## fpmultiplier
module fpmultiplier (output logic [31:0] product, output logic ready,
		input logic [31:0] a, input logic clock, nreset);
export LEC_CHECK = 0
export ABC_AREA = 1
export CAP_MARGIN = 20
export CORE_MARGIN = 2
export CORE_UTILIZATION = 72
export PLACE_DENSITY = 0.6
export SLEW_MARGIN = 20
create_clock -name core_clock -period 3.59 [get_ports {clock}]
run.sh (not shown) runs the stock make flow with config.mk's settings and CLKGATE_MAP_FILE=.
The first run failed in 5_1_grt with GRT-0232.
==> next run, changes <==
- SETUP_SLACK_MARGIN: default -> -0.2
- clock period: 3.59 -> 7.06 ns (I/O delays scaled with it)
Now the flow completed with no timing, DRC or antenna violations; area after synthesis stays the same; die area is unchanged; synthesized cell count does not change.
==> next run, changes <==
- ABC_AREA: 1 -> default
- CORE_UTILIZATION: 72 -> 29
- SETUP_SLACK_MARGIN: -0.2 -> default
- clock period: 7.06 -> 8.27 ns (I/O delays scaled with it)
Setup slack improves by 520 ps; critical path depth came out lower by 1; maximum frequency fell by 9.0%; global-route usage is lower by 26 points; worst hold slack is about the same; synthesized area falls by 4.8%; synthesized cell count decreases by about 20%.

---

fpmultiplier again, from the RTL that the note above started with.
==> flow/config.mk <==
export PLATFORM = sky130hd
export DESIGN_NAME = fpmultiplier
export DESIGN_NICKNAME = fpmultiplier
export VERILOG_FILES = /design/flow/design.v
export SDC_FILE = /design/flow/constraint.sdc
export NUM_CORES = 4
export LEC_CHECK = 0
export ABC_AREA = 1
export CAP_MARGIN = 20
export CORE_ASPECT_RATIO = 0.5
export CORE_MARGIN = 2
export CORE_UTILIZATION = 54
export CTS_CLUSTER_DIAMETER = 261
export CTS_CLUSTER_SIZE = 98
export GPL_ROUTABILITY_DRIVEN = 0
export PLACE_DENSITY = 0.6
export SLEW_MARGIN = 20
export TNS_END_PERCENT = 15
==> flow/constraint.sdc <==
create_clock -name core_clock -period 9.0 [get_ports {clock}]
set_input_delay 1.8000 -clock core_clock [delete_from_list [all_inputs] [get_ports {clock}]]
set_output_delay 1.8000 -clock core_clock [all_outputs]
set_load 0.01 [all_outputs]
Next try:
ABC_AREA = default   (was 1)
CORE_ASPECT_RATIO = default   (was 0.5)
CORE_UTILIZATION = 64   (was 54)
CTS_CLUSTER_DIAMETER = default   (was 261)
CTS_CLUSTER_SIZE = default   (was 98)
GPL_ROUTABILITY_DRIVEN = default   (was 0)
TNS_END_PERCENT = default   (was 15)
clock period = 5.93 ns   (was 9.0 ns; I/O delays follow)
After rerunning: The new run reached the layout checks and failed them: setup timing. Total power climbs by well over a third. Design area climbs by roughly a tenth. Wire length climbs slightly. Die area drops by about a fifth. Utilization climbs by 21 points. Via count drops by a few percent. Synthesized cell count drops by about a fifth.
Next try:
CORE_UTILIZATION = 66   (was 64)
clock period = 13.4 ns   (was 5.93 ns; I/O delays follow)
Effect:
- With this change the flow finished with timing, DRC and antenna clean
- final area falls by 13%
- worst hold slack improved by 0.0033 ns
- clock power went down by 57%

---

The RTL this note starts from:
==> flow/design.v <==
module fpmultiplier (output logic [31:0] product, output logic ready,
		input logic [31:0] a, input logic clock, nreset);
enum {activation, start, loada, loadb, check, special, regularcalculation,carries, final_output}state;
logic [31:0] multi_a, multi_b;
logic [47:0] manti_48bit;
logic [22:0] manti_23bit; 
logic [9:0] expon; 
logic sign;
logic infinite_a,NaN_a,zero_a,infinite_b,NaN_b,zero_b; 
assign  infinite_a = (multi_a[30:23]==8'b11111111)&&(multi_a[22:0]==0);
assign  NaN_a = (multi_a[30:23]==8'b11111111)&&(multi_a[22:0]!=0);
assign  zero_a = (multi_a[30:23]==0);
assign  infinite_b = (multi_b[30:23]==8'b11111111)&&(multi_b[22:0]==0);
assign  NaN_b = (multi_b[30:23]==8'b11111111)&&(multi_b[22:0]!=0);
assign  zero_b = (multi_b[30:23]==0); 
always_ff @(posedge clock, negedge nreset)
if (~nreset)
  begin 
  product <=0;
  multi_a <= 0;
  multi_b <= 0;
  state <= start;
  ready <= 0;
  end
else
begin 
  case (state)
    activation:
           begin
           ready <=1;
           end
    start: 
           begin
           ready <= 0;
           state <= loada;
           end
    loada: 
           begin 
           multi_a <= a;
           state <= loadb;
           end
    loadb: 
           begin
           multi_b <= a;
           state <= check;        
           end
    check:
           begin
           sign <= multi_a[31]^multi_b[31];
           if(NaN_a||infinite_a||zero_a||NaN_b||infinite_b||zero_b)
           state <= special;
           else
           state <= regularcalculation;
           end
    special:
           begin
            state <= final_output;
            if (NaN_a||NaN_b) 
              begin
              expon <= 10'b0011111111;
              manti_23bit <= 1;
              end
            else if (infinite_a||infinite_b) 
              begin
              if (zero_a|zero_b)  
                begin
                expon <= 10'b0011111111;
                manti_23bit <= 1;  
                end
              else 
                begin
                expon <= 10'b0011111111;
                manti_23bit <= 0;
                end
              end
            else 
              begin 
              expon <= 10'b0000000000;
              manti_23bit <= 0;
              end
           end
    regularcalculation:
           begin
           state <= carries;
           sign <= multi_a[31]^multi_b[31];
           manti_48bit <= {1'b1, {multi_a[22:0]}}*{1'b1, {multi_b[22:0]}};
           expon <= {2'b00,multi_a[30:23]}+{2'b00,multi_b[30:23]}-10'd127; 
           end 
    carries:
           begin 
           state <= final_output;
           if (manti_48bit[47]==1)  
             begin
             expon <= expon + 1'b1; 
             manti_48bit <= manti_48bit>>1|{{25{1'b0}},1'b1,{22{1'b0}}}; 
             end
           else
             begin  
             manti_48bit <= manti_48bit|{{25{1'b0}},1'b1,{22{1'b0}}}; 
             end
           end
    final_output:
           begin 
           ready <= 1;
           state <= start;        
           if (NaN_a||infinite_a||zero_a||NaN_b||infinite_b||zero_b)
             product <= {sign,expon[7:0],manti_23bit};
           else if ($signed(expon) >= 255)
             product <= {sign,8'b11111111,23'd0};
           else if ($signed(expon) <= 0)
             product <= {sign,31'd0};
           else 
             product <= {sign,expon[7:0],manti_48bit[45:23]};
           end 
  endcase
end
endmodule
clock: 6.26 ns
lec_check: 0
cap_margin: 20
core_margin: 2
core_utilization: 66
cts_cluster_diameter: 43
hold_slack_margin: -0.09
place_density: 0.6
setup_slack_margin: 0.8
slew_margin: 20
tns_end_percent: 5
The first run reached the layout checks and failed them: negative setup slack.
Rerun with:
Settings changed: ABC_AREA set to 1, CORE_UTILIZATION 66 to 40, CTS_CLUSTER_DIAMETER 43 to not set, GPL_TIMING_DRIVEN set to 0, HOLD_SLACK_MARGIN -0.09 to not set, SETUP_SLACK_MARGIN 0.8 to not set, TNS_END_PERCENT 5 to not set.
Clock period 6.26 ns to 9.37 ns, I/O delays scaled along.
Outcome: The new run completed without violations; worst setup slack is better by 2.0 ns; sequential power is lower by about 33%; register-to-register slack improved by 2.0 ns; worst hold slack gets better by 0.017 ns; die size rises by 72%; via count climbs by 9.4%; global-route usage fell by 13 points; critical path depth decreases by 2; first-iteration DRC count is higher by 32%; total power falls by about 33%; clock skew is about the same.
Rerun with:
Settings changed: CORE_ASPECT_RATIO set to 1.02, CORE_MARGIN 2 to 9, CTS_CLUSTER_SIZE set to 72, SETUP_SLACK_MARGIN set to 1.93, SLEW_MARGIN 20 to 25.
After rerunning:
- final area is higher by 0.53%
- total power came out lower by 4.6%
- die size went up by 11%
- global-route usage shrinks by 3.0 points
- via count barely changes
- synthesized area is unchanged
- routed wire length came out higher by 0.38%
- fmax grows by 9.7%
- combinational power is about the same
Power and IR drop assume default switching activity.
